== red ==
==> flow/design.v (excerpt) <==
module TIA(A,  
			Din,  
			Dout,  
			CS_n,  
			CS,  
			R_W_n,  
			RDY,  
			MASTERCLK,  
			BUS_EN,  
			idump_in,  
			Ilatch,  
			HSYNC,  
			HBLANK,  
			VSYNC,  
			VBLANK,  
			COLOROUT,  
			RES_n,  
			audv0,  
			audv1);
For scale: ~3000 cells after synthesis, about 57 I/O pins, roughly 0.020 sq mm of cells after synthesis.
==> flow/config.mk <==
export PLATFORM = sky130hd
export DESIGN_NAME = TIA
export DESIGN_NICKNAME = TIA
export VERILOG_FILES = /design/flow/design.v
export SDC_FILE = /design/flow/constraint.sdc
export NUM_CORES = 4
export LEC_CHECK = 0
export ABC_AREA = 1
export CAP_MARGIN = 20
export CORE_MARGIN = 2
export CORE_UTILIZATION = 72
export CTS_CLUSTER_DIAMETER = 363
export CTS_CLUSTER_SIZE = 15
export GPL_ROUTABILITY_DRIVEN = 0
export MAX_ROUTING_LAYER = met4
export PLACE_DENSITY_LB_ADDON = 0.01
export SETUP_SLACK_MARGIN = 0.39
export SLEW_MARGIN = 20
==> flow/constraint.sdc <==
create_clock -name core_clock -period 6.06 [get_ports {MASTERCLK}]
set_input_delay 1.2120 -clock core_clock [delete_from_list [all_inputs] [get_ports {MASTERCLK}]]
set_output_delay 1.2120 -clock core_clock [all_outputs]
set_load 0.01 [all_outputs]
run.sh (not shown) runs the stock make flow with config.mk's settings and CLKGATE_MAP_FILE=.
Modified inputs, blue compared to red
- clearing CTS_CLUSTER_DIAMETER, which used to be 363
- swapping 72 for 40 in CORE_UTILIZATION
- clearing SETUP_SLACK_MARGIN, which used to be 0.39
- clearing MAX_ROUTING_LAYER, which used to be met4
- clearing GPL_ROUTABILITY_DRIVEN, which used to be 0
- putting PLACE_DENSITY at 0.6 where nothing was set
- clearing PLACE_DENSITY_LB_ADDON, which used to be 0.01
- swapping 2 for 3 in CORE_MARGIN
- clearing CTS_CLUSTER_SIZE, which used to be 15
- swapping 6.06 for 12.0 in the clock period (ns, I/O delays scaled along)
Notes after the runs:
There was hardly any difference in number of combinational gates with multiple inputs between blue and red. Side by side, design area turned out lower in blue than in red. Period utilization (higher): red. The met1 usage in global routing number comes out higher for red vs blue. Summary — count of buffers added by post-CTS timing repair for setup, blue relative to red: lower, by 40. Comparing red and blue, the lower final cell count without fillers was measured on red.

TIA again, from the RTL that the note above started with.
## TIA
module TIA(A,  
			Din,  
			Dout,  
			CS_n,  
			CS,  
			R_W_n,  
			RDY,  
			MASTERCLK,  
			BUS_EN,  
			idump_in,  
			Ilatch,  
			HSYNC,  
			HBLANK,  
			VSYNC,  
			VBLANK,  
			COLOROUT,  
			RES_n,  
			audv0,  
			audv1);  
   input [5:0] A;
   input [7:0] Din;
   output [7:0] Dout;
   input [2:0] 	CS_n;
   input 	CS;
   input 	R_W_n;
   output 	RDY;
   input 	MASTERCLK;
   input 	BUS_EN;
   input [1:0] 	Ilatch; 			 
   input [3:0] 	idump_in; 		 
   output 	HSYNC, HBLANK;
   output 	VSYNC, VBLANK;
   output [7:0] COLOROUT;
   input wire	RES_n;
   output reg [3:0] audv0, audv1;
   reg [7:0] 	Dout;
   wire 	HSYNC;
   reg 		VSYNC, VBLANK;
   reg [7:0] 	hCount;
   reg [3:0] 	hCountReset;
   reg clk_30;
   reg [7:0] clk_30_count;
   wire [3:0] Idump;
   wire [1:0] latchedInputsValue;
   reg 	      inputLatchEnabled, inputLatchReset;
   reg [1:0]  latchedInputs;
   always @(posedge MASTERCLK  )  
   begin
		if (~RES_n) begin
			hCount <= 8'd0;
			hCountReset[3:1] <= 3'd0;
			clk_30 <= 0;
			clk_30_count <= 0;
			latchedInputs <= 2'b11;
		end
		else begin
			if (inputLatchReset)
				 latchedInputs <= 2'b11;
			 else
				 latchedInputs <= latchedInputs & Ilatch;
			if (clk_30_count == 57) begin
				 clk_30 <= ~clk_30;
				 clk_30_count <= 0;
			 end else begin
				 clk_30_count <= clk_30_count + 1;
			 end
	 		 if ((hCountReset[3]) ||(hCount == 8'd227))			 
			    hCount <= 8'd0;
			 else
				 hCount <= hCount + 8'd1;
			 hCountReset[3:1] <= hCountReset[2:0];
		end
   end  
   assign HSYNC = (hCount >= 8'd20) && (hCount <  8'd36);
   assign HBLANK = (hCount < 8'd68);
   reg [7:0] player0Pos, r_player0Pos, player1Pos, r_player1Pos, missile0Pos, missile1Pos, ballPos;
   reg [4:0] player0Size, player1Size;
   reg [7:0] player0Color, player1Color, ballColor, pfColor, bgColor;
  ...
Settings: LEC_CHECK=0, ABC_AREA=1, CAP_MARGIN=10, CORE_MARGIN=2, CORE_UTILIZATION=72, CTS_CLUSTER_DIAMETER=287, GPL_ROUTABILITY_DRIVEN=0, HOLD_SLACK_MARGIN=0.3, PLACE_DENSITY=0.6, SLEW_MARGIN=20; clock period 6.06 ns.
==> next run, changes <==
ABC_AREA = unset   (was 1)
CAP_MARGIN = 20   (was 10)
CTS_CLUSTER_DIAMETER = 30   (was 287)
CTS_CLUSTER_SIZE = 35   (was unset)
GPL_ROUTABILITY_DRIVEN = unset   (was 0)
HOLD_SLACK_MARGIN = unset   (was 0.3)
PLACE_DENSITY = unset   (was 0.6)
PLACE_DENSITY_LB_ADDON = 0.28   (was unset)
SETUP_SLACK_MARGIN = 1.1   (was unset)
clock period = 8.52 ns   (was 6.06 ns; I/O delays follow)
- sequential power is lower by 31%
- combinational power went down by 54%
- die area came out higher by 8.7%

Starting RTL as in the previous note.
make LEC_CHECK=0 ABC_AREA=1 CAP_MARGIN=20 CORE_MARGIN=2 CORE_UTILIZATION=72 CTS_CLUSTER_DIAMETER=363 CTS_CLUSTER_SIZE=15 GPL_ROUTABILITY_DRIVEN=0 HOLD_SLACK_MARGIN=0.07 MAX_ROUTING_LAYER=met4 PLACE_DENSITY_LB_ADDON=0.01 SETUP_SLACK_MARGIN=0.41 SLEW_MARGIN=20 finish   # period 6.06 ns
The baseline went through all stages and came out clean.
Next try:
CTS_CLUSTER_DIAMETER = 287   (was 363)
CTS_CLUSTER_SIZE = not set   (was 15)
GPL_ROUTABILITY_DRIVEN = not set   (was 0)
HOLD_SLACK_MARGIN = not set   (was 0.07)
MAX_ROUTING_LAYER = not set   (was met4)
PLACE_DENSITY = 0.6   (was not set)
PLACE_DENSITY_LB_ADDON = not set   (was 0.01)
SETUP_SLACK_MARGIN = not set   (was 0.41)
clock period = 6.58 ns   (was 6.06 ns; I/O delays follow)
After rerunning: The new run finished with timing, DRC and antenna clean. Core utilization went down by 1.2 points. Total power is higher by 6.8%. Setup slack improves by 0.035 ns. Sequential power shrinks by about 8%. Critical path depth came out higher by 4. Design area shrinks by 1.4%. Via count goes down by 2.1%. Synthesized cell count is unchanged. Count of clock-buffer cells in the layout increases by 19. Register-to-register slack barely changes. Combinational power went down by 16%.
Next try:
CTS_CLUSTER_DIAMETER = not set   (was 287)
CTS_CLUSTER_SIZE = 15   (was not set)
GPL_ROUTABILITY_DRIVEN = 0   (was not set)
HOLD_SLACK_MARGIN = 0.29   (was not set)
MAX_ROUTING_LAYER = met4   (was not set)
PLACE_DENSITY = not set   (was 0.6)
PLACE_DENSITY_LB_ADDON = 0.01   (was not set)
SETUP_SLACK_MARGIN = 0.39   (was not set)
clock period = 6.06 ns   (was 6.58 ns; I/O delays follow)
Outcome:
- final area goes up by a few percent
- hold slack improves by 0.0055 ns
- core utilization goes up by 3.3 points
- synthesized area is unchanged
- total power goes up by roughly a tenth
- die area does not change
- setup slack degrades by 0.046 ns
- combinational power goes up by about a fifth
- clock power goes up by about a fifth
- clock skew goes up by 0.0032 ns
- sequential power goes up by a little under a tenth
Next try:
CORE_UTILIZATION = 69   (was 72)
CTS_CLUSTER_DIAMETER = 238   (was not set)
GPL_ROUTABILITY_DRIVEN = not set   (was 0)
HOLD_SLACK_MARGIN = not set   (was 0.29)
MAX_ROUTING_LAYER = not set   (was met4)
PLACE_DENSITY = 0.6   (was not set)
PLACE_DENSITY_LB_ADDON = not set   (was 0.01)
SETUP_SLACK_MARGIN = not set   (was 0.39)
clock period = 5.86 ns   (was 6.06 ns; I/O delays follow)
Result: This time the run reached the layout checks and failed them: setup timing. Setup slack got worse by 0.23 ns. Global-route usage goes down by 5.8 points. Power goes down by about 14%. Die size came out higher by 4.2%. Design area went down by 3.3%. Clock-buffer cell count went down by 21. Sequential power came out higher by about 3%. Combinational power climbs by about 0.9%. Core utilization came out lower by 7.2 points. Wire length goes down by about 6.4%.

run 1:
TIA again, from the RTL that the note above started with.
==> flow/design.v (excerpt) <==
module TIA(A,  
			Din,  
			Dout,  
			CS_n,  
			CS,  
			R_W_n,  
			RDY,  
			MASTERCLK,  
			BUS_EN,  
			idump_in,  
			Ilatch,  
			HSYNC,  
			HBLANK,  
			VSYNC,  
			VBLANK,  
			COLOROUT,  
			RES_n,  
			audv0,  
			audv1);  
   input [5:0] A;
   input [7:0] Din;
   output [7:0] Dout;
   input [2:0] 	CS_n;
   input 	CS;
   input 	R_W_n;
   output 	RDY;
   input 	MASTERCLK;
   input 	BUS_EN;
   input [1:0] 	Ilatch; 			 
   input [3:0] 	idump_in; 		 
   output 	HSYNC, HBLANK;
   output 	VSYNC, VBLANK;
   output [7:0] COLOROUT;
   input wire	RES_n;
   output reg [3:0] audv0, audv1;
   reg [7:0] 	Dout;
   wire 	HSYNC;
   reg 		VSYNC, VBLANK;
   reg [7:0] 	hCount;
   reg [3:0] 	hCountReset;
   reg clk_30;
   reg [7:0] clk_30_count;
   wire [3:0] Idump;
   wire [1:0] latchedInputsValue;
   reg 	      inputLatchEnabled, inputLatchReset;
   reg [1:0]  latchedInputs;
   always @(posedge MASTERCLK  )  
   begin
		if (~RES_n) begin
			hCount <= 8'd0;
			hCountReset[3:1] <= 3'd0;
			clk_30 <= 0;
			clk_30_count <= 0;
			latchedInputs <= 2'b11;
		end
		else begin
			if (inputLatchReset)
				 latchedInputs <= 2'b11;
			 else
				 latchedInputs <= latchedInputs & Ilatch;
			if (clk_30_count == 57) begin
				 clk_30 <= ~clk_30;
				 clk_30_count <= 0;
			 end else begin
				 clk_30_count <= clk_30_count + 1;
			 end
	 		 if ((hCountReset[3]) ||(hCount == 8'd227))			 
			    hCount <= 8'd0;
			 else
				 hCount <= hCount + 8'd1;
			 hCountReset[3:1] <= hCountReset[2:0];
		end
  ...
Settings: LEC_CHECK=0, ABC_AREA=0, CAP_MARGIN=20, CELL_PAD_IN_SITES_DETAIL_PLACEMENT=1, CORE_MARGIN=3, CORE_UTILIZATION=53, GPL_TIMING_DRIVEN=0, HOLD_SLACK_MARGIN=0.23, MAX_ROUTING_LAYER=met5, PLACE_DENSITY=0.56, SETUP_SLACK_MARGIN=1.91, SLEW_MARGIN=10; clock period 9.08 ns.
Complete run, failing final checks: run 1, reason setup timing.
Here is what was changed in the inputs of run 2 compared with run 1.
Settings: HOLD_SLACK_MARGIN: 0.23 -> unset; CELL_PAD_IN_SITES_DETAIL_PLACEMENT: 1 -> unset; CORE_MARGIN: 3 -> 2; GPL_TIMING_DRIVEN: 0 -> unset; SLEW_MARGIN: 10 -> 20; CORE_UTILIZATION: 53 -> 40; PLACE_DENSITY: 0.56 -> unset; MAX_ROUTING_LAYER: met5 -> unset; CTS_CLUSTER_SIZE: unset -> 50; MIN_ROUTING_LAYER: unset -> met2; ABC_AREA: 0 -> unset; SETUP_SLACK_MARGIN: 1.91 -> -0.06; the clock period (ns, I/O delays scaled along): 9.08 -> 12.0.
Run 2: no failed stages, no open violations at the end
Status run 1: flow complete, layout not clean - setup timing
Compared with run 1, total instance count after detailed placement in run 2 increased slightly.
Higher total power goes to run 1 over run 2.
Run 1 ended up with hCount[2]$_SDFF_PP0_ as its launch point of the worst path; run 2 ended up with hCount[3]$_SDFF_PP0_.
From run 1 to run 2, hold buffer count at cts did not move at all.
Compared with run 1, run 2 shows part of the power in combinational logic lower by 1.5 points.
Fraction of the mapped netlist area in adder cells delta (run 2 -> run 1): insignificant
Modified inputs, run 3 compared to run 2
Settings: putting PLACE_DENSITY_LB_ADDON at 0.23 where nothing was set; swapping 20 for 0 in SLEW_MARGIN; putting CELL_PAD_IN_SITES_DETAIL_PLACEMENT at 2 where nothing was set.
[summary]
- | area growth from synthesis to layout | higher: run 3 |
- Highest attainable clock frequency across run 2 and run 3: no real change.
- Placed cell area: run 3 vs run 2 — no meaningful difference
- Run 3 vs run 2: met3 global-route usage up in run 3
- Going from run 2 to run 3, clock period minus final worst setup slack grew by 0.027 ns; sequential portion of the cell area held steady; part of the total power dissipated in combinational logic grew by 0.3 points; design area held steady; number of global-route vias before repair grew by 15%.
- Run 3 vs run 2, first-pass GRT wire length went up by 23%.
- Looking at layout buffering overhead excluding clock cells, run 3 sits 0.41 points above run 2.
### run 3 -> run 4
Settings: an added CORE_ASPECT_RATIO of 1.16; a change of CAP_MARGIN from 20 to 35; a change of CORE_MARGIN from 2 to 5; an added MAX_ROUTING_LAYER of met4; a change of MIN_ROUTING_LAYER from met2 to met1; an added CELL_PAD_IN_SITES_GLOBAL_PLACEMENT of 1; a change of the clock period (ns, I/O delays scaled along) from 12.0 to 16.2.
Notes after the runs:
Sequential share of layout area: run 3 vs run 4, no meaningful difference. Run 4 ended with less clock latency on the worst-skew pair than run 3. Run 3 -> run 4: adder-cell share of the synthesized area delta 0, exact match. Run 4 ran to completion and came out clean on the timing, design-rule and antenna checks. Count of clock-buffer cells in the layout: run 4 > run 3. Total power (run 4 vs. run 3) decreases by more than a quarter. Cmp run 4 vs run 3: tightest slew margin relative to the limit higher in run 4.

TIA again, from the RTL that the note above started with.
Design TIA, start of the top module:
module TIA(A,  
			Din,  
			Dout,  
			CS_n,  
			CS,  
			R_W_n,  
			RDY,  
			MASTERCLK,  
			BUS_EN,  
			idump_in,  
			Ilatch,  
			HSYNC,  
			HBLANK,  
			VSYNC,  
			VBLANK,  
			COLOROUT,  
			RES_n,  
			audv0,  
			audv1);
==> flow/config.mk <==
export PLATFORM = sky130hd
export DESIGN_NAME = TIA
export DESIGN_NICKNAME = TIA
export VERILOG_FILES = /design/flow/design.v
export SDC_FILE = /design/flow/constraint.sdc
export NUM_CORES = 4
export LEC_CHECK = 0
export ABC_AREA = 1
export CAP_MARGIN = 20
export CORE_MARGIN = 2
export CORE_UTILIZATION = 70
export CTS_CLUSTER_DIAMETER = 227
export PLACE_DENSITY = 0.6
export SLEW_MARGIN = 20
==> flow/constraint.sdc <==
create_clock -name core_clock -period 6.06 [get_ports {MASTERCLK}]
set_input_delay 1.2120 -clock core_clock [delete_from_list [all_inputs] [get_ports {MASTERCLK}]]
set_output_delay 1.2120 -clock core_clock [all_outputs]
set_load 0.01 [all_outputs]
The first run completed without violations.
Next try:
ABC_AREA = unset   (was 1)
CORE_UTILIZATION = 72   (was 70)
CTS_CLUSTER_DIAMETER = 30   (was 227)
CTS_CLUSTER_SIZE = 35   (was unset)
PLACE_DENSITY = 0.71   (was 0.6)
SETUP_SLACK_MARGIN = 1.1   (was unset)
clock period = 8.66 ns   (was 6.06 ns; I/O delays follow)
Outcome: The changed run passed the timing, design-rule and antenna checks; combinational power falls by 56%; worst setup slack gets better by 780 ps; clock power rises by about 6%; final area rises by 14%.
Next try:
CORE_ASPECT_RATIO = 0.94   (was unset)
CORE_UTILIZATION = 44   (was 72)
CTS_CLUSTER_DIAMETER = unset   (was 30)
CTS_CLUSTER_SIZE = unset   (was 35)
GPL_TIMING_DRIVEN = 0   (was unset)
PLACE_DENSITY = unset   (was 0.71)
PLACE_DENSITY_LB_ADDON = 0.07   (was unset)
SETUP_SLACK_MARGIN = unset   (was 1.1)
SLEW_MARGIN = 40   (was 20)
clock period = 8.88 ns   (was 8.66 ns; I/O delays follow)
Effect: Via count is lower by a few percent. Global-route usage goes down by 14 points. Register-to-register slack degrades by 400 ps. Area after synthesis is unchanged. Clock power goes down by a quarter to a third. Non-clock buffer count came out higher by 93.
No activity file was given, so power comes from the tool's default toggle rates.
